Setup of run 1:
Design reciprocal_float, start of the top module:
module reciprocal_float(
    input clk, rst,
    input start,
    input [31:0] x,
    output [31:0] out,
    output done, zero_flag
);
Size in the first run: roughly 69 I/O pins, about 9200 µm² of cells after synthesis.
==> flow/config.mk <==
export PLATFORM = sky130hd
export DESIGN_NAME = reciprocal_float
export DESIGN_NICKNAME = reciprocal_float
export VERILOG_FILES = /design/flow/design.v
export SDC_FILE = /design/flow/constraint.sdc
export NUM_CORES = 4
export LEC_CHECK = 0
export CAP_MARGIN = 20
export CORE_MARGIN = 2
export CORE_UTILIZATION = 64
export CTS_CLUSTER_DIAMETER = 356
export CTS_CLUSTER_SIZE = 98
export PLACE_DENSITY = 0.41
export SLEW_MARGIN = 20
export TNS_END_PERCENT = 30
==> flow/constraint.sdc <==
create_clock -name core_clock -period 6.16 [get_ports {clk}]
set_input_delay 1.2320 -clock core_clock [delete_from_list [all_inputs] [get_ports {clk}]]
set_output_delay 1.2320 -clock core_clock [all_outputs]
set_load 0.01 [all_outputs]
run.sh (not shown) runs the stock make flow with config.mk's settings and CLKGATE_MAP_FILE=.
Run 1: all stages complete, timing, DRC and antenna checks passed
The inputs of run 2 differ from those of run 1 as listed below.
- TNS_END_PERCENT no longer set, was 30
- CTS_CLUSTER_DIAMETER no longer set, was 356
- CORE_UTILIZATION now 65, was 64
- CTS_CLUSTER_SIZE no longer set, was 98
- PLACE_DENSITY no longer set, was 0.41
- the clock period (ns, I/O delays scaled along) now 5.14, was 6.16
[summary]
- Run 2 finished every stage; the final checks, however, were not passed, the failures being setup timing.
- Run 1 has lower area growth from synthesis to layout than run 2.
- Comparing endpoint arrival time on the critical path for run 2 and run 1, the smaller number came from run 2.
- Per the comparison of run 2 with run 1, flop share of the area fell 2.5 points, die size went down by 1.5%, number of clock buffers in the layout went up, multi-input gate area in the final layout rose by 220 µm².
- Cell area | run 2 vs run 1 | run 2 larger
- Relative to run 1, starting utilization of the core area increased by 0.51 points in run 2.
- From run 1 to run 2 the numbers moved as follows: depth of the most critical reg-to-reg path now larger, peak ir drop on the vdd network now larger, final number of hold-violating endpoints comparable.
## Diff of input files: run 3 against run 2
- changing CORE_UTILIZATION from 65 to 40
- changing the clock period (ns, I/O delays scaled along) from 5.14 to 11.0
Notes after the runs:
Run 3 completed every stage of the flow, and the final layout passed the timing, DRC and antenna checks.
Run 2 -> run 3: number of buffers added on ports flat
Taking run 2 as the reference, in run 3 count of non-CTS buffers in the layout now sits lower; largest net degree at the start of global routing now sits lower.
Comparing run 2 and run 3, the higher number of buffers inserted to repair setup after CTS was measured on run 2.
Setup slack is higher on run 3
Going from run 2 to run 3, first-pass GRT wire length has decreased, total detailed-routing wirelength has decreased, final worst hold slack has remained practically unchanged.
Comparing the two runs side by side, run 3 comes out ahead of run 2 on power after layout.


alpha:
Starting RTL as in the previous note.
==> flow/design.v (excerpt) <==
module reciprocal_float(
    input clk, rst,
    input start,
    input [31:0] x,
    output [31:0] out,
    output done, zero_flag
);
clock: 2.0 ns
lec_check: 0
abc_area: 1
cap_margin: 20
core_aspect_ratio: 1.45
core_margin: 2
core_utilization: 72
cts_cluster_diameter: 363
cts_cluster_size: 16
setup_slack_margin: 0.58
slew_margin: 35
FAIL alpha @ 3_5_place_dp: tool exited with error
Changes in beta relative to alpha:
- CTS_CLUSTER_SIZE: 16 -> unset
- SETUP_SLACK_MARGIN: 0.58 -> unset
- CORE_UTILIZATION: 72 -> 65
- CTS_CLUSTER_DIAMETER: 363 -> unset
- ABC_AREA: 1 -> unset
- CORE_ASPECT_RATIO: 1.45 -> unset
- SLEW_MARGIN: 35 -> 20
- the clock period (ns, I/O delays scaled along): 2.0 -> 5.16
Layout checks on beta: not met. Flow itself completed; violations: setup timing. alpha has lower share of synthesized area occupied by flip-flops and latches than beta. The floorplan row count reported for beta is smaller than that of alpha by 14%. NOTE die extent in x alpha->beta increased by more than 10%.


## build 17
reciprocal_float again, from the RTL that the note above started with.
clock: 5.14 ns
lec_check: 0
cap_margin: 20
core_margin: 2
core_utilization: 72
cts_cluster_diameter: 358
cts_cluster_size: 32
place_density: 0.66
slew_margin: 20
Build 17: GRT-0232 in 5_1_grt -> run aborted
Relative to build 17, the following input files were edited for build 49:
- putting ABC_AREA at 1 where nothing was set
- clearing CTS_CLUSTER_DIAMETER, which used to be 358
- putting SETUP_SLACK_MARGIN at 1.59 where nothing was set
- swapping 32 for 10 in CTS_CLUSTER_SIZE
- clearing PLACE_DENSITY, which used to be 0.66
- swapping 5.14 for 6.54 in the clock period (ns, I/O delays scaled along)
[summary]
Compared to build 17, build 49 was floorplanned on a bigger die. As of build 49, instance tally after logic synthesis had risen by more than a quarter compared to build 17. Build 49 vs build 17 — synthesized chip area reported by yosys rose 250 sq um. Reported for build 49 and build 17, clock sink count turned out identical to the last digit. Build 49 reached the final stage; the timing, DRC and antenna checks on its layout passed.
> inputs changed (build 49 -> build 87)
- removing CTS_CLUSTER_SIZE (formerly 10)
- removing SETUP_SLACK_MARGIN (formerly 1.59)
- changing CORE_UTILIZATION from 72 to 44
- removing ABC_AREA (formerly 1)
- changing the clock period (ns, I/O delays scaled along) from 6.54 to 6.16
--- outcome ---
- | clock share of power | higher: build 87 |
- Higher floorplan utilization among build 49 and build 87: build 49
- Build 87 vs build 49, power went down by 130 uW.
- Build 87 completed end to end with timing, DRC and antenna clean.
- Build 87 vs build 49 — critical path depth dropped 4.
- Average cell area after synthesis ended up 33% higher on build 87 than on build 49.


reciprocal_float again, from the RTL that the note above started with.
Settings: LEC_CHECK=0, ABC_AREA=1, CAP_MARGIN=20, CORE_ASPECT_RATIO=1.45, CORE_MARGIN=2, CORE_UTILIZATION=72, CTS_CLUSTER_DIAMETER=363, CTS_CLUSTER_SIZE=10, HOLD_SLACK_MARGIN=0.28, SETUP_SLACK_MARGIN=0.58, SLEW_MARGIN=35; clock period 2.0 ns.
The starting point stopped in detailed placement (3_5_place_dp) (DPL-0038).
==> next run, changes <==
==> flow/config.mk (replaced) <==
export PLATFORM = sky130hd
export DESIGN_NAME = reciprocal_float
export DESIGN_NICKNAME = reciprocal_float
export VERILOG_FILES = /design/flow/design.v
export SDC_FILE = /design/flow/constraint.sdc
export NUM_CORES = 4
export LEC_CHECK = 0
export CAP_MARGIN = 20
export CORE_MARGIN = 2
export CORE_UTILIZATION = 39
export SLEW_MARGIN = 20
==> flow/constraint.sdc (replaced) <==
create_clock -name core_clock -period 11.9 [get_ports {clk}]
set_input_delay 2.3800 -clock core_clock [delete_from_list [all_inputs] [get_ports {clk}]]
set_output_delay 2.3800 -clock core_clock [all_outputs]
set_load 0.01 [all_outputs]
=>
- With this change the flow passed the timing, DRC and antenna checks
- area after synthesis goes down by 2.7%
- synthesized cell count goes down by 27%
- die area goes up by 76%


== job 104 ==
Starting RTL as in the previous note.
make LEC_CHECK=0 CAP_MARGIN=15 CORE_MARGIN=2 CORE_UTILIZATION=70 CTS_CLUSTER_DIAMETER=38 CTS_CLUSTER_SIZE=34 SLEW_MARGIN=20 finish   # period 7.8 ns
#### Input delta (job 102 over job 104)
--- a/flow/config.mk
+++ b/flow/config.mk
@@ -7,7 +7,6 @@
 export LEC_CHECK = 0
-export CAP_MARGIN = 15
+export ABC_AREA = 1
+export CAP_MARGIN = 20
 export CORE_MARGIN = 2
-export CORE_UTILIZATION = 70
-export CTS_CLUSTER_DIAMETER = 38
-export CTS_CLUSTER_SIZE = 34
+export CORE_UTILIZATION = 72
 export SLEW_MARGIN = 20
==> flow/constraint.sdc <==
create_clock -name core_clock -period 2.0 [get_ports {clk}]
set_input_delay 0.4000 -clock core_clock [delete_from_list [all_inputs] [get_ports {clk}]]
set_output_delay 0.4000 -clock core_clock [all_outputs]
set_load 0.01 [all_outputs]
In the summary table, job 102 is marked failed, with error DPL-0038 raised in detailed placement. Summary of job 102 over job 104: synthesis area per yosys grew by 2.8%, compound-cell area share of the yosys netlist down 7.7 points, fraction of the core area occupied by cells at floorplan went up by 2.3 points.


Starting RTL as in the previous note.
clock: 5.56 ns
lec_check: 0
abc_area: 1
cap_margin: 20
core_margin: 2
core_utilization: 72
cts_cluster_diameter: 29
cts_cluster_size: 72
place_density_lb_addon: 0.05
setup_slack_margin: 1.58
slew_margin: 20
The baseline died in 5_1_grt with GRT-0232.
Next try:
Settings changed: CORE_ASPECT_RATIO set to 1.31, CTS_CLUSTER_DIAMETER 29 to not set, CTS_CLUSTER_SIZE 72 to 98, PLACE_DENSITY_LB_ADDON 0.05 to not set, SETUP_SLACK_MARGIN 1.58 to not set.
Clock period 5.56 ns to 4.64 ns, I/O delays scaled along.
Effect:
- Now the flow completed without violations
- synthesized area does not change
- die area stays flat
- synthesized cell count does not change
Next try:
Settings changed: ABC_AREA 1 to not set, CORE_ASPECT_RATIO 1.31 to not set, CORE_UTILIZATION 72 to 40, CTS_CLUSTER_SIZE 98 to not set.
Clock period 4.64 ns to 6.48 ns, I/O delays scaled along.
The new run passed the timing, DRC and antenna checks.
Via count goes down by 20%.
Design area shrinks by 1.8%.
Critical path depth is lower by 7.
First-iteration DRC count is lower by 35%.
Clock power is lower by 32%.
Worst setup slack gains 0.30 ns.
Global-route usage went down by 17 points.
Wire length shrinks by 8.8%.


reciprocal_float again, from the RTL that the note above started with.
make LEC_CHECK=0 ABC_AREA=1 CAP_MARGIN=0 CORE_ASPECT_RATIO=1.35 CORE_MARGIN=2 CORE_UTILIZATION=72 CTS_CLUSTER_DIAMETER=59 MAX_ROUTING_LAYER=met5 PLACE_DENSITY_LB_ADDON=0.19 SETUP_SLACK_MARGIN=1.15 SLEW_MARGIN=20 TNS_END_PERCENT=35 finish   # period 4.02 ns
The baseline died in global routing (5_1_grt).
==> next run, changes <==
--- a/flow/config.mk
+++ b/flow/config.mk
@@ -9,9 +9,9 @@
 export CAP_MARGIN = 0
-export CORE_ASPECT_RATIO = 1.35
+export CORE_ASPECT_RATIO = 0.91
 export CORE_MARGIN = 2
 export CORE_UTILIZATION = 72
-export CTS_CLUSTER_DIAMETER = 59
+export CTS_CLUSTER_DIAMETER = 214
+export HOLD_SLACK_MARGIN = 0.05
 export MAX_ROUTING_LAYER = met5
-export PLACE_DENSITY_LB_ADDON = 0.19
-export SETUP_SLACK_MARGIN = 1.15
+export PLACE_DENSITY = 0.37
 export SLEW_MARGIN = 20
==> flow/constraint.sdc (replaced) <==
create_clock -name core_clock -period 9.21 [get_ports {clk}]
set_input_delay 1.8420 -clock core_clock [delete_from_list [all_inputs] [get_ports {clk}]]
set_output_delay 1.8420 -clock core_clock [all_outputs]
set_load 0.01 [all_outputs]
What happened: This time the run ran to the end with no violations. Synthesized area stays the same. Synthesized cell count does not change. Die area hardly moves.
==> next run, changes <==
==> flow/config.mk (replaced) <==
export PLATFORM = sky130hd
export DESIGN_NAME = reciprocal_float
export DESIGN_NICKNAME = reciprocal_float
export VERILOG_FILES = /design/flow/design.v
export SDC_FILE = /design/flow/constraint.sdc
export NUM_CORES = 4
export LEC_CHECK = 0
export ABC_AREA = 1
export CAP_MARGIN = 20
export CORE_MARGIN = 2
export CORE_UTILIZATION = 72
export SLEW_MARGIN = 20
==> flow/constraint.sdc (replaced) <==
create_clock -name core_clock -period 6.54 [get_ports {clk}]
set_input_delay 1.3080 -clock core_clock [delete_from_list [all_inputs] [get_ports {clk}]]
set_output_delay 1.3080 -clock core_clock [all_outputs]
set_load 0.01 [all_outputs]
Routed wire length goes up by 2.6%.
Non-clock buffer count does not change.
Count of clock-buffer cells in the layout goes up by 1.
Sequential power goes up by 41%.
Final cell count goes up by 0.49%.
Hold slack barely changes.
Sequential share of layout area is about the same.
Global-route usage goes up by 0.58 points.
Cell area stays flat.
Synthesized cell count stays the same.
Power figures rest on the tool's default switching activity, not on a simulated workload.
